==> flow/config.mk <==
export PLATFORM = sky130hd
export DESIGN_NAME = alu_top
export DESIGN_NICKNAME = alu_top
export VERILOG_FILES = /design/flow/design.v
export SDC_FILE = /design/flow/constraint.sdc
export NUM_CORES = 4
export LEC_CHECK = 0
export ABC_AREA = 1
export CAP_MARGIN = 35
export CORE_MARGIN = 2
export CORE_UTILIZATION = 72
export CTS_CLUSTER_DIAMETER = 380
export CTS_CLUSTER_SIZE = 16
export HOLD_SLACK_MARGIN = 0.29
export PLACE_DENSITY_LB_ADDON = 0.2
export SETUP_SLACK_MARGIN = -0.85
export SLEW_MARGIN = 20
==> flow/constraint.sdc <==
create_clock -name core_clock -period 13.0 [get_ports {clk}]
set_input_delay 2.6000 -clock core_clock [delete_from_list [all_inputs] [get_ports {clk}]]
set_output_delay 2.6000 -clock core_clock [all_outputs]
set_load 0.01 [all_outputs]
==> flow/design.v <==
module alu_top(clk, a, b, op, out, carry_out, over_flow, zero);
input clk;
input [31:0] a, b;
input [2:0] op;
output reg [31:0] out;
output reg carry_out, over_flow, zero;
reg [31:0] a_r, b_r;
reg [2:0] op_r;
wire [31:0] alu_out;
wire alu_carry_out, alu_over_flow, alu_zero;
ALU alu_core(a_r, b_r, op_r, alu_out, alu_carry_out, alu_over_flow, alu_zero);
always @(posedge clk) begin
	a_r <= a;
	b_r <= b;
	op_r <= op;
	out <= alu_out;
	carry_out <= alu_carry_out;
	over_flow <= alu_over_flow;
	zero <= alu_zero;
end
endmodule

module xorgate(a, b, out);
output[31:0] out;
input wire[31:0] a, b;
generate  
genvar index;
for (index = 0; index<32; index = index + 1)
	begin: xorgen
		xor xor1(out[index], a[index], b[index]);
	end
endgenerate
endmodule
module andgate(a, b, out);
output[31:0] out;
input[31:0] a, b;
generate  
genvar index;
for (index = 0; index<32; index = index + 1)
	begin: andgen
		and and1(out[index], a[index], b[index]);  
	end
endgenerate
endmodule
module orgate(a, b, out);
output[31:0] out;
input[31:0] a, b;
generate  
genvar index;
for (index = 0; index<32; index = index + 1)
	begin: orgen
		or or1(out[index], a[index], b[index]);
	end
endgenerate
endmodule
module adder(sum, carryout, a, b, carryin);
output sum, carryout;
input a, b, carryin;
xor sumbit(sum, a, b, carryin);
and bc(b_c, b, carryin);
and ac(a_c, a, carryin);
and ab(a_b, a, b);
or cout(carryout, b_c, a_c, a_b);
endmodule
module adder32Bit(addo, carryout, over_flow, A, B, carry_in);
output[31:0] addo;  
output carryout;  
output over_flow;  
input[31:0] A;  
input[31:0] B;  
input carry_in;
wire[31:0] carry_oarray;
adder adder_init (addo[0], carry_oarray[0], A[0], B[0], carry_in);
adder adder1 (addo[1], carry_oarray[1], A[1], B[1], carry_oarray[0]);
generate  
genvar index;
for (index = 2; index<32; index = index + 1)
	begin: add32b
	adder addergen (addo[index], carry_oarray[index], A[index], B[index], carry_oarray[index-1]);
	end
endgenerate
assign carryout = carry_oarray[31];
wire abxor, abcoutxor;
xor xor1(abxor, A[31], B[31]);
xor xor2(abcoutxor, carryout, abxor);
xor xor3(over_flow, addo[31], abcoutxor);
endmodule 
module slt(sum, overflow, slto);
input[31:0] sum;
input overflow;
output slto;
xor slt_xor(slto, sum[31], overflow);
endmodule
module structuralMultiplexer(out, mux_command, ando, oro, xoro, addo, slto);
output[31:0] out;
input[2:0] mux_command;  
input[31:0] ando;  
input[31:0] oro;  
input[31:0] xoro;  
input[31:0] addo;  
input slto;  
wire[2:0] inv_command;
wire[31:0] enableand, enableor, enablexor, enableadd;  
wire enableslt;  
not notCommand0(inv_command[0], mux_command[0]);  
not notCommand1(inv_command[1], mux_command[1]);
not notCommand2(inv_command[2], mux_command[2]);
and slt_and(enableslt, slto, inv_command[2], mux_command[1], inv_command[0]);
generate
genvar index;
for (index = 0; index<32; index = index + 1)
	begin: muxgen 
		and ando_and(enableand[index], ando[index], inv_command[2], mux_command[1], mux_command[0]);  
		and oro_and(enableor[index], oro[index], mux_command[2], inv_command[1], inv_command[0]);  
		and xoro_and(enablexor[index], xoro[index], inv_command[2], inv_command[1], mux_command[0]);  
		and addo_and(enableadd[index], addo[index], inv_command[2], inv_command[1], inv_command[0]);  
		or or1(out[index], enableand[index],  enableor[index], enablexor[index], enableadd[index], enableslt);  
	end
endgenerate
endmodule
module LUT(mux_command, a_inv, b_inv, carry_in, allow_overflow, addr);
output reg[2:0] mux_command;
output reg a_inv;
output reg b_inv;
output reg carry_in;
output reg allow_overflow;
input[2:0] addr;
always @ (addr) begin
	case(addr)
	3'd0: begin mux_command = 3'b000; a_inv = 0; b_inv = 0; carry_in = 0; allow_overflow = 1; end  
	3'd1: begin mux_command = 3'b000; a_inv = 0; b_inv = 1; carry_in = 1; allow_overflow = 1; end  
	3'd2: begin mux_command = 3'b001; a_inv = 0; b_inv = 0; carry_in = 0; allow_overflow = 1; end  
	3'd3: begin mux_command = 3'b010; a_inv = 0; b_inv = 1; carry_in = 1; allow_overflow = 0; end  
	3'd4: begin mux_command = 3'b011; a_inv = 0; b_inv = 0; carry_in = 0; allow_overflow = 1; end  
	3'd6: begin mux_command = 3'b011; a_inv = 1; b_inv = 1; carry_in = 0; allow_overflow = 1; end  
	3'd7: begin mux_command = 3'b100; a_inv = 0; b_inv = 0; carry_in = 0; allow_overflow = 1; end  
	3'd5: begin mux_command = 3'b100; a_inv = 1; b_inv = 1; carry_in = 0; allow_overflow = 1; end  
default: $display("Please check inputs");
endcase
end
endmodule
module ALU(a, b, addr, out, carry_out, over_flow, zero);
input[31:0] a, b;
input[2:0] addr;  
output[31:0] out;
output carry_out, over_flow, zero;
wire carry_in, b_inv;  
wire a_inv, allow_overflow;  
wire[2:0] mux_command;
wire[31:0] A, B;  
wire[31:0] addo, xoro, ando, oro;
wire slto;
LUT lookuptable(mux_command, a_inv, b_inv, carry_in, allow_overflow, addr);
generate
genvar index;
for (index = 0; index<32; index = index + 1)
	begin: abinv_gen
		xor a_invgen(A[index], a[index], a_inv);  
		xor b_invgen(B[index], b[index], b_inv);  
	end
endgenerate
andgate and_gate(A, B, ando);  
orgate or_gate(A, B, oro);  
xorgate xor_gate(A, B, xoro);  
adder32Bit add_gate(addo, carry_out, over_flow, A, B, carry_in);  
slt slt_gate(addo, over_flow, slto);
and allowoverflow_and(overflow, over_flow, allow_overflow);
structuralMultiplexer mux_structure(out, mux_command, ando, oro, xoro, addo, slto);
wire[31:0] equal;
generate  
genvar index1;
for (index1 = 0; index1 <32; index1 = index1+1)begin
                nor nor1(equal[index1], out[index1], 0);
end
endgenerate
and and1(zero, equal[0], equal[1], equal[2], equal[3],equal[4],equal[5],equal[6],equal[7],equal[8],equal[9],equal[10],equal[11],equal[12],equal[13],equal[14],equal[15],equal[16],equal[17],equal[18],equal[19],equal[20],equal[21],equal[22],equal[23],equal[24],equal[25],equal[26],equal[27],equal[28],equal[29],equal[30],equal[31]);
endmodule
==> flow/run.sh <==
#!/bin/bash
# the make line also repeats each setting of config.mk as NAME=value (left out here)
make -C /OpenROAD-flow-scripts/flow DESIGN_CONFIG=/design/flow/config.mk WORK_HOME=/design/flow/orfs CLKGATE_MAP_FILE= finish
==> results.txt, run 1 <==
The run has ended; figures from its reports follow.

The run finished, with violations left. The reasons given for failing layout checks are setup timing. The worst hold path begins at b_r[31]. The required arrival time at the worst endpoint is ~13 ns. Per the finish-stage timing summary, setup violations number 34. The synthesized area per cell is 8.635 um^2. The cell count after synthesis came out at 690. The power consumed by the clock network came out at 0.212 mW. The detailed router reported a total wirelength of 18,620 um. The top achievable clock speed is 72.91 MHz. The global route total overflow came out at 0. The cell type that accounts for the most area after synthesis is sky130_fd_sc_hd__dfxtp_1. The internal power is 0.6928 mW. In the synthesized netlist the dominant register cell turns out to be sky130_fd_sc_hd__dfxtp_1. Looking at the hold checks, the worst path lands on carry_out. The part of the power in combinational logic is a little under half. The number of cells on the worst reg-to-reg path is 42. At the later pin of the worst-skew pair, clock insertion delay measures 0.38 ns. The synthesis report lists the most area-consuming cells as sky130_fd_sc_hd__dfxtp_1 (35%), sky130_fd_sc_hd__ha_1 (14%), sky130_fd_sc_hd__fa_1 (11%), sky130_fd_sc_hd__xnor2_1 (9.6%), sky130_fd_sc_hd__nand2_1 (8.1%). The hold violation count in the final report is 0. By count the netlist is led by sky130_fd_sc_hd__nand2_1 (128), sky130_fd_sc_hd__dfxtp_1 (105), sky130_fd_sc_hd__inv_1 (97), sky130_fd_sc_hd__ha_1 (66), sky130_fd_sc_hd__xnor2_1 (65). The non-filler instance count after layout came out at 918.

The post-synthesis cell count from yosys came out at a little under 700. The final critical-path required period came out at ~14 ns. For this run, global-route usage on met3 was measured as 11.65%. The detailed-placement wirelength estimate is 11,140 um.

The switching portion of total power is a little under two fifths. The worst voltage drop across the vdd grid is 0.09371 mV. The row count came out at 33.

Before any placement, the netlist area is recorded as 0.005958 mm^2. The number of detailed-routing iterations run before antenna repair came out at 8. In the routed design, unresolved DRC markers number 0. For this run the top cell type by instance count after synthesis was sky130_fd_sc_hd__nand2_1. The final net count came out at between 900 and 1,000. The part of the cycle the worst path needs is 105.5%.

The post-synthesis chip area from yosys came out at 0.005958 mm^2. The register area share after synthesis came out at 35.28%. The synthesis stat section lists a flop and latch total of 105. For the worst reg-to-reg path, the endpoint reported by OpenROAD is zero.

The top-level I/O count came out at 103. Tracing the worst setup path back leads to its startpoint at alu_core.a_inv. STA classifies the critical path startpoint as a register. The number of antenna violations at the first check in global routing is 0. The max-slew violation count came out at 0. The areal power density over the cells is 146.2 mW/mm^2. The slack of the worst reg-to-reg path came out at -0.72 ns.

The xor/xnor cell area share of the yosys netlist came out at about a tenth. The multiplexer area fraction after synthesis came out at 0%. For reference, the most critical setup path is categorized as register to register. STA lists the startpoint of the worst register-to-register path as alu_core.a_inv. The count of different cell masters after synthesis is 28.

In the final run the clock tree shows a worst skew of 0.01167 ns. The relative contribution of sequential cells to total power came out at 34.8%. The tightest min-delay check is of the register to register type. The registers of the reported paths see a clock transition of 0.10 ns. The count of input and output buffers is 102.

The fraction of synthesized cell area taken by the top area cell type came out at about a third. The max-slew check reports its worst relative slack as between 30% and 40%. The transition time at the pin with the least slew margin is 0.9410 ns.

The number of global-route vias before repair came out at approximately 5,800. The final core utilization came out at between 90% and 100%. The root buffer cell is sky130_fd_sc_hd__clkbuf_8. The total of warnings raised by yosys came out at 6. The detailed router finished its first iteration with 529 violations. The power drawn by the combinational cells is 0.513 mW. The total CTS buffers came out at 9. The initial standard-cell utilization of the core came out at around 73%.

The critical path depth came out at 42. The tally of OpenROAD warnings came out at 61. The critical path maximum fanout is 14. Counting every net in the synthesized netlist gives 857.

The flow measured a signed area growth from synthesis to layout of 27.61%. TritonRoute output was used to compute an average wire per cell of 20.28 um. The number of inserted diodes is 0. The vertical die dimension came out at 94.97 um. From left edge to right edge, the die measures 94.97 um. The cell occurring most often along the worst timing path is sky130_fd_sc_hd__fa_2.

The overall track demand over capacity in global routing came out at 42.12%. The worst hold path was traced through 3 stages. The met2 demand-to-capacity share in global routing is about 71%. STA classifies the critical path endpoint as a register. The overall die size recorded for this design is 0.009019 mm^2. The count of clock tree sinks is 105.

The number of placed instances with taps included is 898. The area share of and-or/or-and cells after synthesis came out at 4.704%. For this run, the detailed router reports a per-instance via density of roughly 6.0.

The leakage power total came out at about 3.6 nW. The critical path's slowest stage uses the library cell sky130_fd_sc_hd__fa_2. On the critical path the data arrives at 14.03 ns. Among the non-sequential cells, adder cells take the most area. The final-layout setup total negative slack came out at -8.365 ns. Following the worst setup path forward leads to its endpoint at zero.

The number of flops mapped to enable cells by yosys came out at 0. After global routing, the most crowded layer is met2. In this design, the largest share of critical-path delay is due to adder cells. The total buffers and inverters traversed by the critical path is 3. The fraction of the mapped netlist area in simple logic gates came out at 16.44%. Routability-driven placement finished with a final weighted congestion of 0.8656.

The region available for standard cell placement spans 0.008134 mm^2. Entering global routing, the biggest net connects between 40 and 50 pins. The net load switching power is about 0.42 mW. The sequential-cell power consumption is about 0.39 mW.

The clock tree buffer depth is 2. TritonCTS built the clock tree. The dominant power group in this design is combinational logic. The number of vias in the routed layout came out at approximately 5,500.

The worst slack at placement is -1.348 ns. The arithmetic-cell share of the synthesized area counting full adders, half adders and majority gates came out at ~25%. After layout, the worst setup slack is -0.7160 ns. The global-route track usage on met1 came out at 44.36%. The tally of max-capacitance violations came out at 0. The number of H-tree branching levels came out at 3. The share of synthesized registers carrying an async set or reset came out at 0%. The smallest hold slack came out at about 0.84 ns. The first-pass GRT wire length came out at 28,140 um. The delay of the slowest critical-path stage came out at around 0.43 ns. In this run the remaining antenna-violating nets after routing total 0.

The clock network accounts for 19.1% of the total power.
## through the flow
| stage | area (um^2) | total power [mW] |
|---|---|---|
| 2_1_floorplan | 6051 | 0.6552 |
| 3_3_place_gp | 7267 | 0.8121 |
| 3_5_place_dp | 7295 | 0.8444 |
| 4_1_cts | 7560 | 1.078 |
| 5_1_grt | 7604 | 1.162 |
| 6_report | 7604 | 1.111 |
## repair_timing
item	in CTS	in global routing
resized	18	9
setup buffers	4	1
hold buffers	0	0
endpoints found under the setup margin	34	5
pin swaps	14	32
## metal layers
layer | vias up | wire (um) | part of all wire, %
li1 | 2323 | - | -
met1 | 2554 | 6043 | 32
met2 | 498 | 8939 | 48
met3 | 172 | 2008 | 11
met4 | 0 | 1624 | 8.7
met5 | - | 0 | 0
## layout make-up
class                           instances  area [um^2]
Tap cell                              105        131.4
Timing Repair Buffer                  137         1329
Multi-Input combinational cell        454         3460
Clock inverter                          6        70.07
Fill cell                             276        530.5
Inverter                              101        379.1
Clock buffer                           10        127.6
Sequential cell                       105         2107
==> run 2: changes to the inputs <==
- ABC_AREA: 1 -> default
- CAP_MARGIN: 35 -> 20
- CELL_PAD_IN_SITES_DETAIL_PLACEMENT: default -> 1
- CORE_ASPECT_RATIO: default -> 1.53
- CORE_UTILIZATION: 72 -> 40
- CTS_CLUSTER_DIAMETER: 380 -> default
- CTS_CLUSTER_SIZE: 16 -> default
- HOLD_SLACK_MARGIN: 0.29 -> 0.18
- PLACE_DENSITY_LB_ADDON: 0.2 -> 0.17
- SETUP_SLACK_MARGIN: -0.85 -> default
- TNS_END_PERCENT: default -> 10
- clock period: 13.0 -> 14.5 ns (I/O delays scaled with it)
==> run 2 against run 1 <==
  * Synthesized cell count fell by 7.1%
  * Final cell count rose by 4.5%
  * Critical path type unchanged
  * First-iteration DRC count fell by 54%
  * Cell area rose by 4.7%
  * Wire length grew 2.9%
  * Utilization fell by 41 points
  * Largest cell class unchanged
  * Now clean on timing, DRC and antenna
  * Sequential share of layout area decreased by 1.2 points
  * Sequential power decreased by 11%
==> results.txt, run 2 <==
The run has ended; figures from its reports follow.

The largest part of the power goes to combinational logic. Per the post-run analysis, buffers plus inverters along the critical path come to 5. The count of different cell masters after synthesis is 60. 0 antenna diodes ended up in the layout. The power consumed by the clock network is 0.240 mW. The final critical-path required period came out at around 14 ns. The xor/xnor cell area share of the yosys netlist came out at slightly above 9%. By instance count, the leading cell after synthesis is sky130_fd_sc_hd__dfxtp_1. The part of the cycle the worst path needs came out at between 90% and 100%. The placer congestion estimate is around 0.9. Of the post-synthesis cell area, the part taken by muxes is 3.611%. The flow measured a signed area growth from synthesis to layout of 29.07%. The synthesized netlist occupies a cell area of 0.006168 mm^2.

The slew check shows that the tightest pin keeps a relative margin of between 50 and 60%. In the synthesized netlist, the number of instances is 641. The clock passes through at most 2 buffers. The top-level I/O count came out at 103. Logic depth along the worst register-to-register path is recorded as 43.

The count of clock tree sinks is 105. The slack of the worst reg-to-reg path is ~0.47 ns. TritonCTS built the clock tree. The mean number of vias per cell came out at approximately 5.

The tally of OpenROAD warnings is 60. The post-synthesis cell type with the largest combined area is sky130_fd_sc_hd__dfxtp_1. According to the floorplan report, the placeable core area is 0.01520 mm^2. The endpoint identified for the worst register-to-register timing path is zero.

The synthesized net count is 808. Clock latency on the worst-skew pair, taken at its later pin, is roughly 0.36 ns. The path type of the worst setup path is register to register. Setup repair after global routing left no endpoint under its margin. Counting stages on the worst path, the most repeated cell is sky130_fd_sc_hd__fa_2. The relative contribution of sequential cells to total power is 32.3%. The final max-slew violation count recorded for this run is 0. The power drawn by the combinational cells is around 0.48 mW. The count of input and output buffers is 102. The count of antenna-violating nets left after detailed routing came out at 0. Before placement the cells fill between 40 and 50% of the core.

In this run the full chip footprint comes out at between 0.015 and 0.02 mm^2. Clock tree synthesis selected as its root buffer the cell sky130_fd_sc_hd__clkbuf_16. The post-synthesis chip area from yosys is 0.006168 mm^2.

The register area share after synthesis is between 30 and 40%. The synthesized netlist devotes 11.50% of its cell area to compound gates. The transition time at the pin with the least slew margin is 0.7107 ns. The non-filler instance count after layout is 959. Between clock sinks in the finished design, the worst skew comes to 0.01027 ns. The area used by multi-input combinational logic came out at 0.003725 mm^2. The timing report attributes the biggest portion of critical-path delay to adder cells. In this run, post-CTS hold repair placed 0 buffers.

For reference, full adder, half adder and majority cells occupy 24.10% of the area reported after synthesis. Each instance of the synthesized netlist takes up on average 9.623 um^2. The total CTS buffers is 9.

For this run, design rule violations remaining after detail routing come to 0. The arrival time at the worst endpoint is ~14 ns. The worst setup path is captured at a register.

The routed length per placed instance is 19.97 um. The switching portion of total power is 36.22%. Sorting the synthesized cells by how often they occur yields sky130_fd_sc_hd__dfxtp_1 (105), sky130_fd_sc_hd__inv_1 (78), sky130_fd_sc_hd__ha_1 (66), sky130_fd_sc_hd__xor2_1 (64), sky130_fd_sc_hd__nand2_1 (55).

The launch point of the critical path was reported as alu_core.b_inv. Summed over all layers, the global routing overflow is 0. After the last flow step, the layout net total stands at a little over 900.

The most critical setup path has its endpoint at zero. The worst hold path stage count came out at 6. The hold violation count in the final report came out at 0.

The required arrival time at the worst endpoint came out at between 10 and 15 ns. The number of global-route vias before repair was ~5,600. The tally of max-capacitance violations came out at 0. The die is about 160 um tall.

The largest net degree at the start of global routing came out at approximately 66. For this run, the top clock speed supported by timing is 71.27 MHz. The area of all sequential standard cells came out at 0.002112 mm^2. The flow ran to the end and the layout has no timing, DRC or antenna violations. The synthesized design contains 0 enable-type register cells.

The critical path depth came out at approximately 43. The final core utilization is between 50% and 60%. The setup violation total in the final timing report came out at 0. The leakage power total is 3.628 nW.

The total of warnings raised by yosys came out at 6. The startpoint kind of the worst setup timing path is a register. The fraction of the mapped netlist area in simple logic gates is around a tenth. In the hold report, the worst path ends at out[12].

The number of detailed-routing iterations run before antenna repair came out at 4. The fraction of synthesized cell area taken by the top area cell type is 34.08%. Overall power consumption after layout is estimated at 1.064 mW. The clock network power share is between 20 and 25%. The detailed router finished its first iteration with between 200 and 250 violations. The number of flip-flops and latches in the synthesized netlist came out at 105. Looking at the cell usage after synthesis, the top flip-flop cell is sky130_fd_sc_hd__dfxtp_1.

For the worst min-delay path, the startpoint reported by OpenROAD is a_r[12]. The worst min-delay path class is register to register. Global routing consumed, over all layers together, 24.06% of the routing resources. The clock-pin slew reported for the worst setup and hold paths after clock tree synthesis is 0.07 ns. The post-synthesis cell count from yosys is 641. In the final layout, the fill cell count is ~1,700. The dominant kind of combinational cell is adder cells.

The number of H-tree branching levels came out at 3. The part of the power in combinational logic came out at a little under half. The number of antenna violations at the first check in global routing came out at 0. The x dimension of the die came out at 104.4 um. The launch point of the worst register-to-register path is recorded as alu_core.b_inv. The routed wire length is approximately 19,000 um.

Once detailed placement completed, the half-perimeter wirelength came to 14,840 um. The row count came out at 56. The peak fanout along the critical path came out at 6. The delay of the slowest critical-path stage came out at 0.41 ns. The smallest hold slack came out at 0.9330 ns.

In the power breakdown, the internal column shows about 0.68 mW. The slowest library cell on the worst path is sky130_fd_sc_hd__fa_2. The share of synthesized registers carrying an async set or reset came out at 0%. The sequential-cell power consumption is 0.344 mW.

Ranked by total cell area, the synthesized netlist is headed by sky130_fd_sc_hd__dfxtp_1 (34%), sky130_fd_sc_hd__ha_1 (13%), sky130_fd_sc_hd__fa_1 (11%), sky130_fd_sc_hd__xor2_1 (9.1%), sky130_fd_sc_hd__inv_1 (4.7%). The areal power density over the cells came out at 133.6 mW/mm^2. The number of vias in the routed layout is 4,858.

The first-pass GRT wire length is 29,740 um. Per the OpenROAD power report, switching power amounts to 0.3854 mW. Once placement completed, the tool counted placed cells totaling 942.

The worst voltage drop across the vdd grid came out at 0.06657 mV.
==> run 2: what timing repair did <==
item	4_1_cts	5_1_grt
setup buffers	0	1
setup endpoints to repair	29	14
gates resized	15	11
pin swaps	5	20
==> run 2: layout make-up <==
cell class | count | share of cell area, %
Multi-Input combinational cell | 419 | 46.79
Sequential cell | 105 | 26.53
Tap cell | 203 | 3.190
Clock inverter | 7 | 0.7701
Clock buffer | 9 | 2.829
Inverter | 79 | 3.725
Timing Repair Buffer | 137 | 16.17
==> run 2: per-stage QoR <==
step | area, um^2 | TNS, ns | setup WS [ns]
after floorplan | 6241 | 0 | 0.001741
after global placement | 7595 | -0.3665 | -0.2681
after detailed placement | 7595 | -5.156 | -0.5603
after CTS | 7930 | 0 | 0.02568
after global routing | 7961 | 0 | 0.007645
final | 7961 | 0 | 0.4685
==> run 2: routing by layer <==
metal  track usage (%)  vias up  routed length (um)
li1                  -     2304                   -
met1             24.31     2389                6920
met2             47.68      126               10780
met3             3.829       39                 668
met4             11.20        0                 785
met5                 0        -                   0
==> run 3: changes to the inputs <==
- ABC_AREA: default -> 1
- CAP_MARGIN: 20 -> 35
- CELL_PAD_IN_SITES_DETAIL_PLACEMENT: 1 -> default
- CORE_ASPECT_RATIO: 1.53 -> default
- CORE_UTILIZATION: 40 -> 72
- CTS_CLUSTER_DIAMETER: default -> 380
- CTS_CLUSTER_SIZE: default -> 16
- HOLD_SLACK_MARGIN: 0.18 -> 0.28
- PLACE_DENSITY_LB_ADDON: 0.17 -> 0.2
- SETUP_SLACK_MARGIN: default -> -0.85
- TNS_END_PERCENT: 10 -> default
- clock period: 14.5 -> 11.5 ns (I/O delays scaled with it)
==> run 3 against run 2 <==
  * Die size shrank 45%
  * The run now fails in global routing (5_1_grt)
  * Area after synthesis shrank 3.4%
  * Synthesized cell count grew 7.6%
==> results.txt, run 3 <==
Quick summary of the implementation run below.

The detailed-placement wirelength estimate is 12,120 um. After technology mapping, the gate count stands at just under 700. The overall die area came out at 0.009019 mm^2. The total core area came out at a little over 0.008 mm^2. The global route total overflow came out at slightly below 300. CTS added clock buffers totalling 9. The synthesized design spends more area on one cell type than any other, namely sky130_fd_sc_hd__dfxtp_1. Among all cell types in the netlist, the one instantiated most often is sky130_fd_sc_hd__nand2_1. The fraction of synthesized cell area taken by the top area cell type is a little over a third. RePlAce ended its routability-driven mode at a weighted congestion of 0.8804. The worst slack at placement came out at -1.249 ns. As logged by OpenROAD, the buffers inserted on ports number 102. The share of synthesized registers carrying an async set or reset came out at 0%. The row count came out at 33. The register area share after synthesis is roughly a third.

The run stopped with a tool error. The synthesized net count came out at 857. The clock tree buffer depth is 2.

The placed cell area is approximately 0.0074 mm^2. The top-level I/O count came out at around 100. The xor/xnor cell area share of the yosys netlist came out at under 10%. The cell area after synthesis came out at just under 0.006 mm^2. The tool reported: "[ERROR GRT-0232] Routing congestion too high. Check the congestion heatmap in the GUI". The count of clock tree sinks is around 110. The post-synthesis chip area from yosys came out at 0.005958 mm^2. In this run, the synthesized area fraction spent on and/or/nand/nor cells is recorded as ~16%. The arithmetic-cell share of the synthesized area counting full adders, half adders and majority gates came out at 24.95%. Among the non-sequential cells, adder cells take the most area.

The synthesized netlist devotes 4.704% of its cell area to compound gates. The synthesized area per cell came out at about 8.6 um^2. The count of different cell masters after synthesis came out at 28.

Looking at the clock tree report, the root buffer type is sky130_fd_sc_hd__clkbuf_8. Ranked by total cell area, the synthesized netlist is headed by sky130_fd_sc_hd__dfxtp_1 (35%), sky130_fd_sc_hd__ha_1 (14%), sky130_fd_sc_hd__fa_1 (11%), sky130_fd_sc_hd__xnor2_1 (9.6%), sky130_fd_sc_hd__nand2_1 (8.1%). It got as far as global routing (5_1_grt) and failed there. In this run, synthesis inferred 0 flip-flops with an integrated enable. In the synthesized netlist, the cells that appear most often are sky130_fd_sc_hd__nand2_1 (128), sky130_fd_sc_hd__dfxtp_1 (105), sky130_fd_sc_hd__inv_1 (97), sky130_fd_sc_hd__ha_1 (66), sky130_fd_sc_hd__xnor2_1 (65). The most used flip-flop cell after synthesis is sky130_fd_sc_hd__dfxtp_1.

The initial standard-cell utilization of the core came out at approximately three quarters. The overall track demand over capacity in global routing came out at 87.68%. The number of flip-flops and latches in the synthesized netlist is 105. In the Yosys report the total cell count is 690.

The synthesis report lists the Yosys warning total as 6. The floorplan step set the die height to 94.97 um. The multiplexer area fraction after synthesis is 0%. The x dimension of the die came out at between 90 and 100 um. The number of H-tree branching levels came out at 3.
## run 3: per-layer routing
layer | overflow | track usage (%)
met5 | 0 | 23.21
met4 | 96 | 100.4
met3 | 1 | 69.11
met2 | 190 | 107.4
met1 | 4 | 82.64
## run 3: what timing repair did
item	4_1_cts
pin swaps	8
setup endpoints to repair	34
gates cloned	1
setup buffers	23
hold buffers	0
resized	40
## run 3: through the flow
| step | std cells | setup TNS (ns) | hold WS [ns] |
|---|---|---|---|
| 2_1_floorplan | 690 | -21.12 | 0.6658 |
| 3_3_place_gp | 908 | -23.84 | 0.7278 |
| 3_5_place_dp | 908 | -29.85 | 0.7997 |
| 4_1_cts | 935 | -40.76 | 0.8350 |
==> run 4: changes to the inputs <==
- ABC_AREA: 1 -> default
- CAP_MARGIN: 35 -> 20
- CELL_PAD_IN_SITES_DETAIL_PLACEMENT: default -> 0
- CORE_UTILIZATION: 72 -> 69
- CTS_CLUSTER_DIAMETER: 380 -> default
- CTS_CLUSTER_SIZE: 16 -> default
- GPL_TIMING_DRIVEN: default -> 1
- HOLD_SLACK_MARGIN: 0.28 -> default
- MAX_ROUTING_LAYER: default -> met5
- PLACE_DENSITY_LB_ADDON: 0.2 -> 0.02
- SETUP_SLACK_MARGIN: -0.85 -> default
- SLEW_MARGIN: 20 -> 15
- TNS_END_PERCENT: default -> 75
- clock period: 11.5 -> 15.1 ns (I/O delays scaled with it)
==> run 4 against run 3 <==
  * Now clean on timing, DRC and antenna
  * Die size is 7.7% higher
  * Area after synthesis up 3.5%
  * Synthesized cell count is 7.1% lower
==> results.txt, run 4 <==
The run has ended; figures from its reports follow.

The setup violation total in the final timing report came out at 0. The number of H-tree branching levels came out at 3. STA classifies the critical path endpoint as a register.

The part of the cycle the worst path needs is 97.75%. The final timing report lists a hold violation count of 0. In this run, synthesis produced a sequential element count of between 100 and 150. The number of nets handed over by synthesis was 808. The group that draws the most power in this run is combinational logic.

The path class of the tightest hold or removal check is register to register. The timing report shows that the slowest cell on the worst path is sky130_fd_sc_hd__mux4_2. The clock-pin slew reported for the worst setup and hold paths after clock tree synthesis is 0.11 ns. Looking at the power breakdown, combinational cells take 47.5% of the total. The worst path in the final design needs a cycle of 14.76 ns, including I/O delays and setup. At the worst endpoint, the arrival time is about 15 ns.

In the synthesized netlist, mux cells make up 3.611% of the area. The count of antenna-violating nets left after detailed routing is 0. The transition time at the pin with the least slew margin came out at 0.7394 ns. Per report_power, the sequential group accounts for about a third of the total. The iteration-0 DRC count of the detailed router came out at roughly 560. The internal power came out at slightly below 0.6 mW. The filler cell count in the final layout is approximately 430. Counting the warning lines in the Yosys log gives 6. The worst slack at placement is -0.5835 ns. The total CTS buffers is 9. The synthesized design devotes to its leading area cell type 34.08% of total area. The count of input and output buffers came out at about 100. The quantity of hold-fixing buffers added after cts is 0. Per report_power, the Sequential row totals 0.330 mW. After clock tree synthesis, the setup repair step added 0 buffers.

Hold timing on the final database bottoms out at a slack of 0.9180 ns. The power consumed by the clock network is 0.168 mW. The top-level I/O count is around 100. The share of synthesized registers carrying an async set or reset is 0%.

The routed wire length is 17,370 um. The cell count after synthesis is about 640. The cell area after synthesis came out at 0.006168 mm^2. The cell type group with the largest total delay on the critical path is adder cells. The fraction of the mapped netlist area in simple logic gates came out at 10.00%. The final worst slack is between 0.3 and 0.4 ns.

The number of vias in the routed layout is 5,222. The number of global-route vias before repair came to ~5,300. The endpoint of the worst hold path is reported as out[3].

The xor/xnor cell area share of the yosys netlist is 9.229%. The peak fanout along the critical path is 11. The global route total overflow is 0. The worst hold path begins at a_r[3]. The row count is 34. Per the power-grid run, VDD falls by no more than 0.07616 mV. The most used flip-flop cell after synthesis is sky130_fd_sc_hd__dfxtp_1.

The clock insertion delay at the later pin of the skew report came out at 0.38 ns. The net load switching power is 0.3587 mW. The initial standard-cell utilization of the core came out at 71.08%. The post-synthesis cell count from yosys came out at 641. Counting instances in the post-synthesis netlist gives the leading cell types as sky130_fd_sc_hd__dfxtp_1 (105), sky130_fd_sc_hd__inv_1 (78), sky130_fd_sc_hd__ha_1 (66), sky130_fd_sc_hd__xor2_1 (64), sky130_fd_sc_hd__nand2_1 (55). TritonCTS built the clock tree.

In this run the worst setup path begins at alu_core.a_inv. The worst setup path is launched from a register. The required arrival time at the worst endpoint is 15.43 ns. The delay of the slowest critical-path stage is 0.51 ns. The largest net degree at the start of global routing came out at 66. The arithmetic-cell share of the synthesized area counting full adders, half adders and majority gates came out at 24.10%.

The placer congestion estimate is a little under 1. The critical path is of the register to register type. The clock drives 105 sinks. The first-pass GRT wire length is roughly 27,000 um. The tightest slew margin relative to the limit is 50.70%. Detailed placement ended at an HPWL of approximately 12,000 um. The horizontal die dimension reported for this design is 98.55 um. For this run, the detailed router reports a per-instance via density of 6.129.

Global routing consumed, over all layers together, a little over a third of the routing resources. The post-synthesis to final-layout area growth is 23.43%. The number of detailed-routing iterations run before antenna repair is 8.

The leakage power total is 3.525 nW. The worst register-to-register path has a setup slack of ~0.34 ns. Summing over the stages, the warning tally comes to 60.

The overall die area came out at 0.009712 mm^2. The power drawn by the combinational cells is 0.451 mW. In the synthesized netlist, the dominant kind of combinational cell is adder cells. The number of cells on the worst reg-to-reg path came out at 42. The total core area is about 0.0087 mm^2. The number of flops mapped to enable cells by yosys is 0.

The max-slew violation count came out at 0. The number of DRC violations after detailed routing is 0. The placement stage leaves a total instance area of 0.007365 mm^2. The synthesized area per cell is just under 10 um^2.

The area share of and-or/or-and cells after synthesis is 11.50%. The worst hold path stage count is 5. The synthesized design spends more area on one cell type than any other, namely sky130_fd_sc_hd__dfxtp_1. The top cell type by instance count after synthesis is sky130_fd_sc_hd__dfxtp_1. The total buffers and inverters traversed by the critical path is 4. The register area share after synthesis came out at 34.08%. The clock tree buffer depth is 2. The post-route cell area is 0.007614 mm^2.

The vertical die dimension is 98.55 um. The switching portion of total power came out at 37.79%. The number of antenna violations at the first check in global routing came out at 0. The final net count is 906. The cell that appears most often on the critical path is sky130_fd_sc_hd__fa_2. The endpoint of the worst register-to-register path is zero. Clock skew on the completed layout was measured at 0.01457 ns.

The clock network power share is 17.7%. The count of different cell masters after synthesis is roughly 60. Per the run summary, max-cap violations total 0. The number of inserted diodes is 0.

The root buffer cell chosen for the clock tree is sky130_fd_sc_hd__clkbuf_8. In this run the number of cells on the critical path is 42. The main area contributors are sky130_fd_sc_hd__dfxtp_1 (34%), sky130_fd_sc_hd__ha_1 (13%), sky130_fd_sc_hd__fa_1 (11%), sky130_fd_sc_hd__xor2_1 (9.1%), sky130_fd_sc_hd__inv_1 (4.7%). STA lists the startpoint of the worst register-to-register path as alu_core.a_inv. For this design the ratio of total power to cell area is 124.6 mW/mm^2. For reference, the critical path is captured by zero. The post-synthesis chip area from yosys came out at 0.006168 mm^2. The highest clock rate this design can be run at is approximately 68 MHz. The flow ran to the end and the layout has no timing, DRC or antenna violations. For this sky-water flow run, the detailed-routed wirelength per cell is reported as 20.39 um.
-- run 4: layout make-up --
class / count / area [um^2] / area share [%]
inverters: 79 / 296.5 / 3.895
clock inverters: 7 / 62.56 / 0.8217
repair buffers: 125 / 1194 / 15.68
well taps: 108 / 135.1 / 1.775
clock buffers: 9 / 123.9 / 1.627
multi-input cells: 419 / 3694 / 48.51
flip-flops and latches: 105 / 2108 / 27.69
-- run 4: per-stage QoR --
step / std cells / total power [mW] / utilization [%] / setup TNS [ns]
2_1_floorplan: 641 / 0.5795 / - / 0
3_3_place_gp: 836 / 0.7331 / 84.86 / -0.2081
3_5_place_dp: 836 / 0.7560 / 84.86 / -2.968
4_1_cts: 852 / 0.9283 / 87.38 / 0
5_1_grt: 852 / 0.9978 / 87.73 / -0.05914
6_report: 852 / 0.9490 / 87.73 / 0
-- run 4: repair_timing --
item | in CTS | in global routing
endpoints found under the setup margin | 29 | 14
pin swaps | 2 | 3
resized | 11 | 13
-- run 4: metal layers --
metal	routed length (um)	vias to the layer above	track usage [%]
met5	0	-	0
met4	900	0	15.17
met3	1767	99	7.447
met2	8364	411	60.54
met1	6338	2432	43.56
li1	-	2280	-
==> run 5: changes to the inputs <==
- ABC_AREA: default -> 1
- CELL_PAD_IN_SITES_DETAIL_PLACEMENT: 0 -> 1
- CELL_PAD_IN_SITES_GLOBAL_PLACEMENT: default -> 2
- CORE_ASPECT_RATIO: default -> 0.67
- CORE_MARGIN: 2 -> 7
- CORE_UTILIZATION: 69 -> 36
- CTS_CLUSTER_DIAMETER: default -> 318
- CTS_CLUSTER_SIZE: default -> 33
- GPL_ROUTABILITY_DRIVEN: default -> 1
- GPL_TIMING_DRIVEN: 1 -> default
- MIN_ROUTING_LAYER: default -> met2
- PLACE_DENSITY_LB_ADDON: 0.02 -> 0.09
- SETUP_SLACK_MARGIN: default -> -0.0
- SLEW_MARGIN: 15 -> 25
- TNS_END_PERCENT: 75 -> 50
- clock period: 15.1 -> 14.1 ns (I/O delays scaled with it)
==> run 5 against run 4 <==
  * Still clean
  * First-iteration DRC count increased by 41%
  * Wire length increased by 9.6%
  * Worst setup slack improved by 0.056 ns
  * Flip-flop count unchanged
  * Hold slack got worse by 0.072 ns
  * Die size increased by 110%
  * Sequential share of layout area decreased by 0.99 points
  * Power increased by 13%
  * Clock skew decreased by 0.0052 ns
  * Utilization decreased by 39 points
  * Combinational power increased by 2%
  * Critical path type unchanged
  * Largest cell class unchanged
==> results.txt, run 5 <==
The run has ended; figures from its reports follow.

The run finished with no timing, DRC or antenna violations. For hold timing, the worst endpoint is carry_out. The post-synthesis cell type with the largest combined area is sky130_fd_sc_hd__dfxtp_1. The worst slack at placement came out at -0.6658 ns. In this run the tool buffered the top-level ports with slightly above 100 buffer cells. The total buffers and inverters traversed by the critical path came out at 3. The required arrival time at the worst endpoint is 14.40 ns. The endpoint of the worst register-to-register path is zero.

The number of vias in the routed layout came out at 6,641. For this run the aggregate overflow at the end of global routing stands at 0. The max-slew violation count is 0.

Looking at the cell usage after synthesis, the top flip-flop cell is sky130_fd_sc_hd__dfxtp_1. Summed over all nets, the half-perimeter wirelength after detailed placement is around 13,000 um. The x dimension of the die came out at around 170 um. The transition time at the pin with the least slew margin is 1.043 ns. The count of clock tree sinks came out at 105. The count of different cell masters after synthesis is 28.

The total core area came out at 0.01617 mm^2. Per the breakdown, switching nets consume 35.07% of all power. The hold violation count in the final report came out at 0.

The clock insertion delay at the later pin of the skew report is 0.36 ns. The worst hold path belongs to the class register to register. The final critical path takes up 97.20% of the cycle.

Among cell families on the critical path, the largest total delay comes from adder cells. The final critical-path required period is 13.70 ns. The total power consumption of the routed design is 1.076 mW. The arithmetic-cell share of the synthesized area counting full adders, half adders and majority gates is 24.95%. The share of the Yosys chip area taken by registers is between 30% and 40%. For the final database, setup skew stands at about 0.0094 ns. The top-level I/O count is ~100. The iteration-0 DRC count of the detailed router is ~800.

The clock-pin slew reported for the worst setup and hold paths after clock tree synthesis came out at 0.07 ns. Internal power comes to 0.6985 mW. The slack of the worst reg-to-reg path came out at 0.40 ns.

The highest clock rate this design can be run at is 72.97 MHz. The share of synthesized registers carrying an async set or reset came out at 0%. The cell count after synthesis came out at just under 700.

The post-route cell area came out at roughly 0.008 mm^2. Among the non-sequential cells, adder cells take the most area. The arrival time at the worst endpoint is 14.00 ns. The area growth from synthesis to layout is 32.30%.

Dividing the detail-routed wire length by the instance count gives 18.36 um. The mean number of vias per cell came out at 6.404. For this run, the number of standard cells in the final layout without fillers is a little over 1,000. The placer congestion estimate came out at 0.8240.

The cell-mix breakdown from Yosys lists the compound-gate area share as 4.704%. The final worst slack came out at between 0.3 and 0.4 ns. The number of flops mapped to enable cells by yosys is 0. Global routing used 28.79% of the available tracks across all layers. The final core utilization came out at 48.76%.

Combinational cells account for a little over two fifths of the total power. The number of cells on the worst reg-to-reg path came out at 43. Among all stages on the critical path, the maximum delay recorded is 0.43 ns. Counting buffers and inverters, the worst setup path is ~43 cells deep. The clock network power share is 24.2%. According to the timing report, the critical path is launched from alu_core.a_inv. The row count came out at 38.

The power drawn by the combinational cells is 0.462 mW. The worst hold path stage count is 3. The main area contributors are sky130_fd_sc_hd__dfxtp_1 (35%), sky130_fd_sc_hd__ha_1 (14%), sky130_fd_sc_hd__fa_1 (11%), sky130_fd_sc_hd__xnor2_1 (9.6%), sky130_fd_sc_hd__nand2_1 (8.1%). The kind of end point of the critical path is a register. The number of detailed-routing iterations run before antenna repair is 7. The synthesized net count is 857. The fraction of synthesized cell area taken by the top area cell type came out at 35.28%. The routed wire length came out at 19,040 um. The final net count came out at between 900 and 1,000. The areal power density over the cells came out at 136.5 mW/mm^2. Entering global routing, the biggest net connects 41 pins. The total of warnings raised by yosys came out at 6.

Counting tap cells, the placed design contains a total of 1,018 instances. The first-pass GRT wire length is 29,750 um. The multiplexer area fraction after synthesis is 0%. In this design, the critical path's most frequently occurring cell is sky130_fd_sc_hd__fa_2. The setup violation total in the final timing report is 0. The number of clock buffers added by TritonCTS is 9.

The tally of OpenROAD warnings came out at 60. The count of antenna-violating nets left after detailed routing came out at 0. In the final layout, the fill cell count is 1,888. The post-synthesis chip area from yosys came out at 0.005958 mm^2. TritonCTS built the clock tree. The startpoint of the worst-slack reg-to-reg timing path is alu_core.a_inv. For reference, simple AND, OR, NAND and NOR cells occupy between 15 and 20% of the area reported after synthesis. The number of global-route vias before repair came out at 7,979. The vertical die dimension is 119.3 um.

The largest share of the power goes to combinational logic. The tally of max-capacitance violations came out at 0. The number of DRC violations after detailed routing came out at 0. The initial standard-cell utilization of the core is 36.86%. The tightest slew margin relative to the limit is 30.40%. Summed over all cells, the static leakage comes to 3.671 nW.

The net load switching power is 0.3774 mW. The number of flip-flops and latches in the synthesized netlist is 105. The number of antenna violations at the first check in global routing came out at 0. The xor/xnor cell area share of the yosys netlist is 9.555%. By count the netlist is led by sky130_fd_sc_hd__nand2_1 (128), sky130_fd_sc_hd__dfxtp_1 (105), sky130_fd_sc_hd__inv_1 (97), sky130_fd_sc_hd__ha_1 (66), sky130_fd_sc_hd__xnor2_1 (65).

The number of H-tree branching levels is 3. The post-synthesis cell count from yosys came out at 690. STA classifies the critical path startpoint as a register.

The power consumed by the clock network is 0.261 mW. Looking at hold timing, the worst path starts from a_r[31]. The cell area after synthesis came out at 0.005958 mm^2. The placed cell area is between 0.007 and 0.008 mm^2. Per report_power, the sequential group accounts for 32.8% of the total. Yosys instantiated no cell more often than sky130_fd_sc_hd__nand2_1.

In this run the worst setup path terminates at zero. The root buffer cell is sky130_fd_sc_hd__clkbuf_16. Counting along the longest clock path gives a buffer depth of 2. The worst voltage drop across the vdd grid is 0.05172 mV. The peak fanout along the critical path came out at 5. The overall die area came out at 0.02042 mm^2. Dividing the synthesized area by the synthesized cell count gives between 8 and 9 um^2. The largest individual stage delay along the critical path comes from the cell sky130_fd_sc_hd__fa_2. The path type of the worst setup path is register to register. The sequential-cell power consumption came out at approximately 0.35 mW.
[run 5: timing repair]
| action | 4_1_cts | 5_1_grt |
|---|---|---|
| pin swaps | 4 | 20 |
| resized | 17 | 12 |
| setup endpoints to repair | 34 | 18 |
| setup buffers | 0 | 1 |
| hold buffers | 0 | 0 |
| gates cloned | 1 | 1 |
[run 5: final cells by class]
class	instances	area (um^2)	share of cell area (%)
Multi-Input combinational cell	454	3443	43.68
Sequential cell	105	2105	26.70
Timing Repair Buffer	141	1376	17.46
Inverter	101	379.1	4.810
Tap cell	220	275.3	3.492
Clock buffer	10	239.0	3.032
Clock inverter	5	62.56	0.7937
Antenna cell	1	2.502	0.03175
[run 5: through the flow]
step | hold slack (ns) | TNS [ns]
5_1_grt | 0.8803 | -0.002922
2_1_floorplan | 0.6666 | 0
3_3_place_gp | 0.8125 | -1.079
6_report | 0.8460 | 0
3_5_place_dp | 0.8139 | -9.058
4_1_cts | 0.8492 | 0
[run 5: routing by layer]
layer | up-vias | GRT usage [%] | part of all wire, %
li1 | 2318 | - | -
met1 | 2389 | - | 0
met2 | 1793 | 30.71 | 50
met3 | 139 | 42.84 | 44
met4 | 2 | 7.279 | 5.4
met5 | - | 7.971 | 0.24
==> run 6: changes to the inputs <==
- ABC_AREA: 1 -> 0
- CELL_PAD_IN_SITES_DETAIL_PLACEMENT: 1 -> 0
- CELL_PAD_IN_SITES_GLOBAL_PLACEMENT: 2 -> 0
- CORE_ASPECT_RATIO: 0.67 -> 0.99
- CORE_MARGIN: 7 -> 8
- CORE_UTILIZATION: 36 -> 72
- CTS_CLUSTER_DIAMETER: 318 -> 397
- CTS_CLUSTER_SIZE: 33 -> 20
- GPL_ROUTABILITY_DRIVEN: 1 -> 0
- MAX_ROUTING_LAYER: met5 -> met4
- MIN_ROUTING_LAYER: met2 -> default
- PLACE_DENSITY: default -> 0.67
- PLACE_DENSITY_LB_ADDON: 0.09 -> default
- SETUP_SLACK_MARGIN: -0.0 -> 2.4
- SLEW_MARGIN: 25 -> 20
- clock period: 14.1 -> 11.3 ns (I/O delays scaled with it)
==> run 6 against run 5 <==
  * The run now fails in global routing (5_1_grt)
  * Die size fell by 42%
  * Area after synthesis is 3.5% higher
  * Synthesized cell count is 7.1% lower
==> results.txt, run 6 <==
Quick summary of the implementation run below.

For this configuration, the core starts out at a cell density of 74.33%. The total of warnings raised by yosys is 6. The count of input and output buffers came out at between 100 and 150. In this run the standard cell core region covers 0.008299 mm^2. The failing step is global routing (5_1_grt). The cell type that accounts for the most area after synthesis is sky130_fd_sc_hd__dfxtp_1. The total CTS buffers came out at 9.

The run stopped with a tool error. The top-level I/O count is about 100. The cell count after synthesis is 641. The row count came out at 33.

TritonCTS reports the number of clock sinks as 105. The die is 108.1 um tall. The synthesized net count is just over 800. The post-synthesis chip area from yosys came out at 0.006168 mm^2. For reference, the top logic cell family by area is adder cells. The number of placed instances with taps included came out at 851. The cell area after synthesis came out at 0.006168 mm^2. The root buffer cell is sky130_fd_sc_hd__clkbuf_8.

The number of flip-flops and latches in the synthesized netlist came out at 105. The synthesized area per cell came out at 9.623 um^2. The pre-CTS setup check shows a worst slack of -2.054 ns. The share of synthesized area in the top cell type comes to 34.08%. The x dimension of the die came out at roughly 110 um.

The arithmetic-cell share of the synthesized area counting full adders, half adders and majority gates came out at approximately a quarter. Yosys reports that the most numerous cell types are sky130_fd_sc_hd__dfxtp_1 (105), sky130_fd_sc_hd__inv_1 (78), sky130_fd_sc_hd__ha_1 (66), sky130_fd_sc_hd__xor2_1 (64), sky130_fd_sc_hd__nand2_1 (55). The top cell type by instance count after synthesis is sky130_fd_sc_hd__dfxtp_1.

The quantity of hold-fixing buffers added after cts is 0. After synthesis, the design contains about 640 cells according to Yosys. The number of flops mapped to enable cells by yosys is 0.

The share of synthesized registers carrying an async set or reset came out at 0%. Sorting the synthesized cells by area gives the leading types as sky130_fd_sc_hd__dfxtp_1 (34%), sky130_fd_sc_hd__ha_1 (13%), sky130_fd_sc_hd__fa_1 (11%), sky130_fd_sc_hd__xor2_1 (9.1%), sky130_fd_sc_hd__inv_1 (4.7%). The overall die area is about 0.012 mm^2. Note, the detailed placer reported a final HPWL of ~14,000 um. The xor/xnor cell area share of the yosys netlist came out at a little under a tenth.

The count of different cell masters after synthesis came out at around 60. The number of H-tree branching levels came out at 3. The multiplexer area fraction after synthesis is 3.611%.

The register area share after synthesis is approximately 34%. The fraction of the mapped netlist area in simple logic gates is approximately a tenth. The clock passes through at most 2 buffers.

The commonest register cell is sky130_fd_sc_hd__dfxtp_1. After Yosys synthesis, AND-OR and OR-AND compound gates account for between 10% and 20% of the synthesized area.
[run 6: repair_timing]
item | in CTS
gates cloned | 1
pin swaps | 8
buffers inserted | 8
setup endpoints to repair | 35
resized | 25
[run 6: through the flow]
step | area, um^2 | power, mW | setup TNS (ns)
3_3_place_gp | 7581 | 1.008 | -43.12
3_5_place_dp | 7581 | 1.054 | -53.14
2_1_floorplan | 6355 | 0.7897 | -39.58
4_1_cts | 7916 | 1.308 | -52.63
==> run 7: changes to the inputs <==
- ABC_AREA: 0 -> default
- CAP_MARGIN: 20 -> 5
- CELL_PAD_IN_SITES_DETAIL_PLACEMENT: 0 -> default
- CELL_PAD_IN_SITES_GLOBAL_PLACEMENT: 0 -> default
- CORE_ASPECT_RATIO: 0.99 -> 0.93
- CORE_MARGIN: 8 -> 2
- CTS_CLUSTER_DIAMETER: 397 -> 100
- CTS_CLUSTER_SIZE: 20 -> 84
- GPL_ROUTABILITY_DRIVEN: 0 -> default
- HOLD_SLACK_MARGIN: default -> -0.08
- MAX_ROUTING_LAYER: met4 -> default
- PLACE_DENSITY: 0.67 -> 0.39
- SETUP_SLACK_MARGIN: 2.4 -> 0.72
- TNS_END_PERCENT: 50 -> default
- clock period: 11.3 -> 7.16 ns (I/O delays scaled with it)
==> run 7 against run 6 <==
  * Die size fell by 21%
  * Area after synthesis did not move
  * Synthesized cell count did not move
  * The flow stops in clock tree synthesis (4_1_cts)
==> results.txt, run 7 <==
Quick summary of the implementation run below.

The fraction of the mapped netlist area in simple logic gates came out at 10.00%. At floorplan, the net count of the design was reported as roughly 800. The synthesized area per cell came out at 9.623 um^2. The count of different cell masters after synthesis is 60. The count of input and output buffers came out at ~100. Per the synthesis report, the single largest cell type by area occupies about a third of cell area. The first error in the log reads "[ERROR DPL-0033] detailed placement checks failed during check placement". The post-synthesis chip area from yosys is 0.006168 mm^2. The post-synthesis cell count from yosys is 641. The xor/xnor cell area share of the yosys netlist came out at 9.229%. The top-level I/O count is 103. The arithmetic-cell share of the synthesized area counting full adders, half adders and majority gates came out at 24.10%. The register area share after synthesis came out at 34.08%. Measured along the x axis, the die boundary spans 99.98 um. From bottom edge to top edge, the die measures between 90 and 100 um.

The flow did not finish. In the synthesized netlist the async set-or-reset flop fraction comes to 0%. The core region is approximately 0.0083 mm^2. Per the detailed placement report, the placed cell area equals 0.007930 mm^2. In this run, synthesis inferred 0 flip-flops with an integrated enable. The most used flip-flop cell after synthesis is sky130_fd_sc_hd__dfxtp_1.

The detailed-placement wirelength estimate is 15,550 um. The share of the core area taken by cells at floorplan is about 74%. The dominant kind of combinational cell is adder cells. The cell count after synthesis came out at 641. The portion of synthesized area spent on multiplexers is 3.611%. The placer congestion estimate is 0.9619. The overall die area is 0.009324 mm^2. The number of flip-flops and latches in the synthesized netlist is 105. The top cell type by instance count after synthesis is sky130_fd_sc_hd__dfxtp_1. The worst slack at placement came out at -6.288 ns. The cell area after synthesis came out at 0.006168 mm^2.

The row count came out at 32. The Yosys step of the flow raised 6 warnings. The area share of and-or/or-and cells after synthesis came out at 11.50%.

Summed over all instances, the cell type with the most area after synthesis is sky130_fd_sc_hd__dfxtp_1. After synthesis, the most frequently instantiated cells are sky130_fd_sc_hd__dfxtp_1 (105), sky130_fd_sc_hd__inv_1 (78), sky130_fd_sc_hd__ha_1 (66), sky130_fd_sc_hd__xor2_1 (64), sky130_fd_sc_hd__nand2_1 (55). The synthesis report lists the most area-consuming cells as sky130_fd_sc_hd__dfxtp_1 (34%), sky130_fd_sc_hd__ha_1 (13%), sky130_fd_sc_hd__fa_1 (11%), sky130_fd_sc_hd__xor2_1 (9.1%), sky130_fd_sc_hd__inv_1 (4.7%). The failing step is clock tree synthesis (4_1_cts).
-- run 7: stage by stage --
stage / hold slack (ns) / cells
after floorplan: 0.6569 / 641
after global placement: 0.8373 / 893
after detailed placement: 0.8691 / 893
==> run 8: changes to the inputs <==
- CAP_MARGIN: 5 -> 20
- CORE_ASPECT_RATIO: 0.93 -> default
- CORE_UTILIZATION: 72 -> 56
- CTS_CLUSTER_DIAMETER: 100 -> default
- CTS_CLUSTER_SIZE: 84 -> 94
- HOLD_SLACK_MARGIN: -0.08 -> default
- PLACE_DENSITY: 0.39 -> default
- SETUP_SLACK_MARGIN: 0.72 -> default
- clock period: 7.16 -> 8.77 ns (I/O delays scaled with it)
==> run 8 against run 7 <==
  * Now fails the layout checks on setup timing
  * Area after synthesis unchanged
  * Die size increased by 27%
  * Synthesized cell count unchanged
==> results.txt, run 8 <==
The run has ended; figures from its reports follow.

The root buffer cell is sky130_fd_sc_hd__clkbuf_8. The power consumed by the clock network is approximately 0.32 mW. Ranked by instance count, the synthesized netlist is headed by sky130_fd_sc_hd__dfxtp_1 (105), sky130_fd_sc_hd__inv_1 (78), sky130_fd_sc_hd__ha_1 (66), sky130_fd_sc_hd__xor2_1 (64), sky130_fd_sc_hd__nand2_1 (55). TritonRoute output was used to compute an average wire per cell of 17.39 um. The number of detailed-routing iterations run before antenna repair is 6. The worst hold path stage count came out at 6.

The synthesis stats list as the most numerous cell sky130_fd_sc_hd__dfxtp_1. The number of antenna violations at the first check in global routing came out at 0. The internal power came out at 1.144 mW. The final critical-path required period is approximately 13 ns. The xor/xnor cell area share of the yosys netlist came out at under 10%.

The tool flagged a number of max-cap violations equal to 0. For reference, the final report shows the hold violation count at 0. The critical path runs through a total of 41 cells.

The cell area that synthesis handed to floorplanning was between 0.006 and 0.007 mm^2. The worst voltage drop across the vdd grid is ~0.17 mV. The CTS report gives the tree buffer count as 9.

The total core area came out at 0.01079 mm^2. The top-level I/O count came out at 103. Logged for this run, the post-placement worst setup slack is -4.704 ns. The endpoint identified for the worst register-to-register timing path is zero. Setup repair after global routing could not meet its margin everywhere.

The clock tree buffer depth is 2. The setup violation total in the final timing report is 35. Per report_power, the clock group accounts for ~19% of the total. The die covers 0.01187 mm^2. Per the STA report, the cell with the highest stage delay on the worst path is sky130_fd_sc_hd__mux4_2.

By area, the combinational part of the netlist is dominated by adder cells. After its last routability iteration, the placer logged a weighted congestion of a little over 0.9. The layout stage reports a final design area of 0.008284 mm^2. The biggest slice of the total power is consumed by combinational logic. The power drawn by the combinational cells came out at 0.852 mW. The routed layout has 4,993 vias. The flow ran to the end, but the layout failed its checks.

The number of cells on the worst reg-to-reg path is 41. The clock-pin slew reported for the worst setup and hold paths after clock tree synthesis came out at around 0.11 ns. In this run the worst setup path terminates at zero. The switching portion of total power came out at 34.33%. For reference, compound AND-OR and OR-AND cells occupy 11.50% of the area reported after synthesis.

The die is around 110 um wide. The share of synthesized registers carrying an async set or reset came out at 0%. The routed wire length came out at 16,380 um.

The final net count is 964. The non-filler instance count after layout came out at 942. The number of H-tree branching levels came out at 3.

OpenSTA lists the critical path startpoint as alu_core.a_inv. The worst clock skew is 0.01805 ns. The delay of the slowest critical-path stage came out at 0.52 ns.

The areal power density over the cells is about 210 mW/mm^2. The synthesized area per cell came out at 9.623 um^2. Max fanout on the critical path was recorded as 6. The register area share after synthesis is 34.08%.

The mean number of vias per cell came out at 5.300. TritonCTS built the clock tree. The final-layout setup total negative slack is -145.91 ns. Nets still carrying antenna violations after routing amount to 0. Yosys mapped the design onto 60 distinct sky130hd cell types.

The most critical hold endpoint after final layout shows a slack of 0.9023 ns. The cell occurring most often along the worst timing path is sky130_fd_sc_hd__fa_2. The total buffers and inverters traversed by the critical path came out at 3.

The kind of cell with the highest combined delay along the critical path is adder cells. The transition time at the pin with the least slew margin is 0.7771 ns. The area fraction of the largest cell type after synthesis is 34.08%. The post-synthesis chip area from yosys is between 0.006 and 0.007 mm^2. The first-pass GRT wire length is 25,190 um. In this run the tool buffered the top-level ports with ~100 buffer cells. The most used flip-flop cell after synthesis is sky130_fd_sc_hd__dfxtp_1. Dividing the final minimum period by the clock period gives 152.9%.

The total of warnings raised by yosys came out at 6. The number of inserted diodes came out at 0. The data required time reported for the critical path is 9.12 ns. The net load switching power is 0.5981 mW. The final core utilization is between 70% and 80%. The number of flops mapped to enable cells by yosys is 0. Across every metal layer, demand over resource in global routing totals between 20% and 30%. The iteration-0 DRC count of the detailed router came out at around 290. The leakage power total came out at 3.853 nW. The clock insertion delay at the later pin of the skew report is 0.40 ns. Data arrives at the worst endpoint at 13.75 ns.

STA reports a reg2reg setup slack of -4.64 ns. The detailed-placement wirelength estimate came out at between 10,000 and 15,000 um. Compared with the post-synthesis result, the final layout area differs by 34.30%. For this run, the top clock speed supported by timing is 74.59 MHz.

The sequential-cell power consumption is 0.568 mW. A clean result was blocked by setup timing. The number of flip-flops and latches in the synthesized netlist is 105. The worst min-delay path class is register to register.

The logs give a warning total of 65. In this run the most critical hold path is launched from a_r[9]. The count of clock tree sinks came out at 105. The worst setup path is captured at a register.

The row count came out at 38. The synthesis run shows multiplexers occupying 3.611% of the cell area. For this configuration, the core starts out at a cell density of 57.15%.

The number of placed instances with taps included is a little over 900. The path type of the worst setup path is register to register. The synthesis report lists the most area-consuming cells as sky130_fd_sc_hd__dfxtp_1 (34%), sky130_fd_sc_hd__ha_1 (13%), sky130_fd_sc_hd__fa_1 (11%), sky130_fd_sc_hd__xor2_1 (9.1%), sky130_fd_sc_hd__inv_1 (4.7%). The cell count after synthesis came out at approximately 640.

Per the post-synthesis report, the nets total 808. Of all cell types, the one taking the most synthesized area is sky130_fd_sc_hd__dfxtp_1. The number of global-route vias before repair came to 5,046. The fraction of the mapped netlist area in simple logic gates came out at 10.00%. The startpoint kind of the worst setup timing path is a register. After detailed placement, the total cell area comes to 0.007858 mm^2. The global route total overflow came out at 0. The tightest slew margin relative to the limit came out at about half. The total power consumption of the routed design came out at roughly 1.7 mW. The end point of the most critical hold path is out[9].

The part of the power in combinational logic came out at between 40 and 50%. Counting pins that exceed their max-slew limit in the final report gives 0. The number of DRC violations after detailed routing came out at 0.

Entering global routing, the biggest net connects 66 pins. The arithmetic-cell share of the synthesized area counting full adders, half adders and majority gates is 24.10%. The critical path in the final layout is reported with a setup slack of -4.636 ns. In the final layout, the fill cell count is 744. The relative contribution of sequential cells to total power is 32.6%.

Per the timing report, the most critical flop-to-flop path originates at alu_core.a_inv. The vertical die dimension came out at about 110 um. The post-synthesis cell count from yosys came out at 641.
-- run 8: final cells by class --
class / count / area, um^2 / area share [%]
Clock buffer: 10 / 127.6 / 1.541
Clock inverter: 6 / 82.58 / 0.9968
Inverter: 79 / 296.5 / 3.580
Multi-Input combinational cell: 419 / 3822 / 46.14
Sequential cell: 105 / 2111 / 25.48
Tap cell: 140 / 175.2 / 2.114
Timing Repair Buffer: 183 / 1669 / 20.15
-- run 8: per-layer routing --
| metal | track usage (%) | part of all wire (%) |
|---|---|---|
| met5 | 0 | 0 |
| met4 | 9.799 | 2.2 |
| met3 | 7.173 | 6.0 |
| met2 | 49.11 | 50 |
| met1 | 35.14 | 42 |
-- run 8: repair_timing --
item / 4_1_cts / 5_1_grt
pin swaps: 6 / 8
setup buffers: 7 / 4
setup endpoints to repair: 35 / 35
hold buffers: 0 / 0
resized: 20 / 8
cloned: 0 / 0
==> run 9: changes to the inputs <==
- CAP_MARGIN: 20 -> 35
- CELL_PAD_IN_SITES_GLOBAL_PLACEMENT: default -> 1
- CORE_MARGIN: 2 -> 10
- CORE_UTILIZATION: 56 -> 48
- CTS_CLUSTER_SIZE: 94 -> default
- MAX_ROUTING_LAYER: default -> met5
- MIN_ROUTING_LAYER: default -> met1
- PLACE_DENSITY_LB_ADDON: default -> 0.01
- SLEW_MARGIN: 20 -> 10
- TNS_END_PERCENT: default -> 20
- clock period: 8.77 -> 9.9 ns (I/O delays scaled with it)
==> run 9 against run 8 <==
  * The layout still fails its checks (setup timing)
  * Hold slack worse by 0.019 ns
  * Register-to-register slack better by 1.1 ns
  * Fmax down 0.52%
  * Die size grew 50%
  * Critical path type unchanged
  * Critical endpoint unchanged
==> results.txt, run 9 <==
The run has ended; figures from its reports follow.

The peak fanout along the critical path came out at 8. The routed design shows a wire length per standard cell of 18.14 um. Looking at the critical path, the single cell with the biggest stage delay is sky130_fd_sc_hd__fa_2. The number of inserted diodes is 0.

Before antenna repair, the detailed router went through 5 iterations. The detailed-placement wirelength estimate came out at 13,530 um. The required arrival time at the worst endpoint is 10.20 ns. The delay of the slowest critical-path stage is 0.46 ns.

The leakage power total came out at 3.893 nW. The end point of the most critical hold path is out[1]. Once detail routing completed, the nets flagged for antenna violations numbered 0. Counting every net in the synthesized netlist gives 808. The switching portion of total power is about 34%. Compared with the post-synthesis result, the final layout area differs by 35.64%. The initialized floorplan defines 41 standard-cell rows.

The global route total overflow is 0. The max-slew violation count came out at 0. The most critical hold endpoint after final layout shows a slack of 0.8835 ns.

The buffer_ports step reported a buffer count of between 100 and 150. The arrival time at the worst endpoint came out at 13.78 ns. Across all layers, the routed design uses 4,983 vias.

The clock tree buffer depth is 2. After synthesis, the largest family of logic cells by area is adder cells. Ranked by power, first place goes to combinational logic. The checks that failed were setup timing.

The analysis attributes to net switching a power of approximately 0.55 mW. In this run the critical register-to-register path is captured at zero. The clock-pin slew reported for the worst setup and hold paths after clock tree synthesis is 0.07 ns.

The post-synthesis chip area from yosys is 0.006168 mm^2. The count of clock tree sinks is ~110. For reference, the most critical setup path is categorized as register to register. Setup repair after global routing could not meet its margin everywhere. The iteration-0 DRC count of the detailed router is 321. The transition time at the pin with the least slew margin is 0.8292 ns. Yosys printed 6 warnings. Subtracting the final worst setup slack from the clock period gives around 13 ns.

The area fraction of the largest cell type after synthesis is about 34%. The worst voltage drop across the vdd grid came out at 0.1390 mV. The x dimension of the die came out at about 130 um. The most used flip-flop cell after synthesis is sky130_fd_sc_hd__dfxtp_1.

The post-synthesis cell count from yosys came out at 641. The register area share after synthesis is 34.08%. The final timing report gives a worst setup slack of -3.576 ns. For this run, the final setup violation count is recorded as 35. The number of antenna violations at the first check in global routing came out at 0.

The filler cell count in the final layout came out at about 1,100. The final-layout setup total negative slack came out at -107.98 ns. The slack of the worst reg-to-reg path came out at -3.58 ns. Entering global routing, the biggest net connects about 66 pins.

The worst slack at placement came out at -3.572 ns. The overall track demand over capacity in global routing came out at 20.31%. The first element of the critical path is alu_core.a_inv. The arithmetic-cell share of the synthesized area counting full adders, half adders and majority gates is between 20% and 30%.

The cell occurring most often along the worst timing path is sky130_fd_sc_hd__fa_2. The worst clock skew came out at slightly below 0.01 ns. The number of different library cells used by synthesis comes to 60. The vertical die dimension is 133.4 um. For reference, the top cells by area after synthesis are sky130_fd_sc_hd__dfxtp_1 (34%), sky130_fd_sc_hd__ha_1 (13%), sky130_fd_sc_hd__fa_1 (11%), sky130_fd_sc_hd__xor2_1 (9.1%), sky130_fd_sc_hd__inv_1 (4.7%).

The hold violation count in the final report is 0. The top cell type by instance count after synthesis is sky130_fd_sc_hd__dfxtp_1. The overall die area came out at 0.01778 mm^2. The final net count is about 970. The area share of and-or/or-and cells after synthesis is 11.50%. The part of the power in combinational logic came out at 46.9%. The cell-mix breakdown from Yosys lists the XOR/XNOR area share as 9.229%. The internal power of the cells totals 1.047 mW. The kind of end point of the critical path is a register.

Before any placement, the netlist area is recorded as slightly above 0.006 mm^2. The capture point of the critical path is zero. The top-level I/O count is 103.

The number of global-route vias before repair is between 5,000 and 6,000. The post-synth count of flops with an enable pin is 0. The clock tree from TritonCTS is yes.

The number of flip-flops and latches in the synthesized netlist is 105. Looking at the reg2reg group, the worst path starts from alu_core.a_inv. Checking max transition, the worst relative margin is about 45%. The fraction of the mapped netlist area in simple logic gates is 10.00%. The first-pass GRT wire length is 28,670 um. The number of H-tree branching levels is 3. The top achievable clock speed came out at between 70 and 80 MHz.

The worst min-delay path class is register to register. The cell count after synthesis came out at 641. The total buffers and inverters traversed by the critical path came out at 3. The routed wire length came out at 17,760 um. The areal power density over the cells is around 190 mW/mm^2. The tally of max-capacitance violations is 0.

Per the synthesis report, the dominant area consumer among library cells is sky130_fd_sc_hd__dfxtp_1. As reported, the later end of the worst-skew pair has a clock insertion delay of 0.35 ns. The run finished, with violations left. The multiplexer area fraction after synthesis came out at 3.611%. The placement summary gives the final routability congestion estimate as 0.9173. The sequential-cell power consumption is between 0.5 and 0.6 mW. Registers are responsible for 31.5% of the overall power. The synthesized area per cell is 9.623 um^2.

The root buffer cell chosen for the clock tree is sky130_fd_sc_hd__clkbuf_16. The critical path depth came out at 42. The cell type group with the largest total delay on the critical path is adder cells. The worst setup path is launched from a register. The worst hold path stage count is 4. The quantity of hold-fixing buffers added after cts is 0.

The total core area is 0.01262 mm^2. Per the hold report, the tightest min-delay path originates at a_r[1]. Counting the buffers created by CTS gives 9. In the synthesized netlist, the cells that appear most often are sky130_fd_sc_hd__dfxtp_1 (105), sky130_fd_sc_hd__inv_1 (78), sky130_fd_sc_hd__ha_1 (66), sky130_fd_sc_hd__xor2_1 (64), sky130_fd_sc_hd__nand2_1 (55). The mean number of vias per cell is 5.090. The initial standard-cell utilization of the core is 48.88%. The part of the cycle the worst path needs came out at 136.1%. The number of DRC violations after detailed routing is 0.

The power consumed by the clock network came out at about 0.34 mW. The power report attributes to the clock group a share of between 20% and 30%. Combinational power for this build is 0.748 mW.

The number of cells on the worst reg-to-reg path is 42. The tool warning count for the run is around 63. The share of synthesized registers carrying an async set or reset came out at 0%.
run 9: timing repair:
item                                    CTS  global route
setup buffers                             5             3
cloned                                    0             0
resized                                  17             5
endpoints found under the setup margin   35            35
pin swaps                                 4             4
run 9: layout make-up:
class / instances / area [um^2] / share of cell area, %
flip-flops and latches: 105 / 2110 / 25.21
clock buffers: 10 / 239.0 / 2.856
inverters: 79 / 296.5 / 3.544
multi-input cells: 419 / 3781 / 45.19
repair buffers: 188 / 1674 / 20.01
clock inverters: 6 / 51.30 / 0.6131
well taps: 172 / 215.2 / 2.572
run 9: per-stage QoR:
step | utilization, % | power (mW) | instance area [um^2] | cells
4_1_cts | 66.20 | 1.608 | 8354 | 979
5_1_grt | 66.30 | 1.704 | 8367 | 979
3_3_place_gp | 63.11 | 1.224 | 7964 | 958
2_1_floorplan | - | 0.9003 | 6342 | 641
6_report | 66.30 | 1.593 | 8367 | 979
3_5_place_dp | 63.11 | 1.238 | 7964 | 958
run 9: metal layers:
layer / up-vias / GRT usage (%) / part of all wire, %
li1: 2415 / - / -
met1: 2393 / 24.33 / 43
met2: 144 / 34.58 / 49
met3: 31 / 5.150 / 5.5
met4: 0 / 6.953 / 2.3
met5: - / 0 / 0
Power figures rest on the tool's default switching activity, not on a simulated workload.
